== alpha ==
==> flow/design.v (excerpt) <==
module apb_top #(
    parameter DATA_WD = 8,
    parameter ADDR_WD = 8 
) (
    input                         clk,
    input                         rst_n,
    input [DATA_WD + ADDR_WD : 0] cmd_in,
    input                         cmd_vld,
    output                        cmd_rdy,
    output                        read_vld,
    output [DATA_WD - 1 : 0]      read_data
);
    wire psel,penable,pwrite,pready;
    wire [DATA_WD - 1 : 0] pwdata;
    wire [ADDR_WD - 1 : 0] paddr;
    wire [DATA_WD - 1 : 0] prdata;
   apb_master  #(
              .DATA_WD(DATA_WD),
              .ADDR_WD(ADDR_WD)
            )u_apb_master(
              .clk(clk),
              .rst_n(rst_n),
              .cmd_in(cmd_in),
              .cmd_vld(cmd_vld),
              .prdata(prdata),
              .pready(pready),
              .cmd_rdy(cmd_rdy),
              .psel(psel),
              .penable(penable),
              .pwrite(pwrite),
              .paddr(paddr),
              .pwdata(pwdata),
              .read_vld(read_vld),
              .read_data(read_data)
            );
   apb_slave  #(
             .DATA_WD(DATA_WD),
             .ADDR_WD(ADDR_WD)
           )u_apb_slave(
             .clk(clk),
             .rst_n(rst_n),
             .psel(psel),
             .penable(penable),
             .pwrite(pwrite),
             .paddr(paddr),
             .pwdata(pwdata),
             .prdata(prdata),
             .pready(pready)
           );
endmodule
Size in the first run: ~2100 flip-flops.
clock: 3.59 ns
lec_check: 0
cap_margin: 15
core_aspect_ratio: 1.53
core_margin: 2
core_utilization: 67
cts_cluster_diameter: 205
cts_cluster_size: 13
gpl_routability_driven: 0
gpl_timing_driven: 1
max_routing_layer: met5
setup_slack_margin: 0.05
slew_margin: 20
tns_end_percent: 70
run.sh (not shown) runs the stock make flow with config.mk's settings and CLKGATE_MAP_FILE=.
alpha ran in full, but the layout does not pass; the checks complain about negative setup slack.
#### Input delta (beta over alpha)
- a deleted SETUP_SLACK_MARGIN that had been 0.05
- a deleted CTS_CLUSTER_DIAMETER that had been 205
- a change of CORE_UTILIZATION from 67 to 70
- a change of CTS_CLUSTER_SIZE from 13 to 53
- a deleted CORE_ASPECT_RATIO that had been 1.53
- a deleted GPL_TIMING_DRIVEN that had been 1
- a change of CAP_MARGIN from 15 to 20
- a deleted TNS_END_PERCENT that had been 70
- a deleted MAX_ROUTING_LAYER that had been met5
- an added PLACE_DENSITY of 0.6
- a deleted GPL_ROUTABILITY_DRIVEN that had been 0
- a change of the clock period (ns, I/O delays scaled along) from 3.59 to 4.78
--- outcome ---
beta finished all stages; layout check result: FAIL, due to negative setup slack. Re cell area reported after detailed placement: beta and alpha aren't equal, and the higher value belongs to alpha. Wire: beta routes more than alpha. Comparing beta and alpha, the higher final non-filler cell area is on alpha. Total number of nets in the final design ends up higher on alpha. beta against alpha: overall global routing resource usage shows an increase of 0.82 points; power share of the combinational group decreased by 1.1 points relative to the old numbers.
## Diff of input files: gamma against beta
- an added MAX_ROUTING_LAYER of met5
- a deleted PLACE_DENSITY that had been 0.6
- a change of CORE_MARGIN from 2 to 3
- an added GPL_ROUTABILITY_DRIVEN of 0
- an added GPL_TIMING_DRIVEN of 1
- a change of CAP_MARGIN from 20 to 15
- an added CORE_ASPECT_RATIO of 1.53
- a change of CTS_CLUSTER_SIZE from 53 to 13
- a change of CORE_UTILIZATION from 70 to 40
- a change of the clock period (ns, I/O delays scaled along) from 4.78 to 3.59
## What came out
Nothing crashed in gamma and all stages finished; the problem is that the final layout failed, the offending checks being negative setup slack. Diff beta -> gamma: largest incremental delay on the critical path shows no meaningful change, slack of the critical path shows a reduction of 0.78 ns, detailed-route via count shows a reduction of 464.
Modified inputs, delta compared to gamma
- a change of CORE_UTILIZATION from 40 to 72
- a deleted CTS_CLUSTER_SIZE that had been 13
- a change of CORE_MARGIN from 3 to 2
- a deleted GPL_ROUTABILITY_DRIVEN that had been 0
- a change of CAP_MARGIN from 15 to 20
- a deleted MAX_ROUTING_LAYER that had been met5
- an added PLACE_DENSITY of 0.95
- a deleted CORE_ASPECT_RATIO that had been 1.53
- a deleted GPL_TIMING_DRIVEN that had been 1
- a change of the clock period (ns, I/O delays scaled along) from 3.59 to 3.73
Notes after the runs:
- delta: it failed during global routing (5_1_grt), and the tool reported ODB-0269.
- The die width in delta sits 8.2% below the value recorded for gamma.
- delta against gamma; placed instance count is down by more than 10%.
- gamma → delta: post-synthesis compound-gate area fraction saw little to no change; pre-CTS setup slack saw an increase; number of setup buffers added after CTS saw a decrease; number of clock sinks saw little to no change.
Power figures rest on the tool's default switching activity, not on a simulated workload.
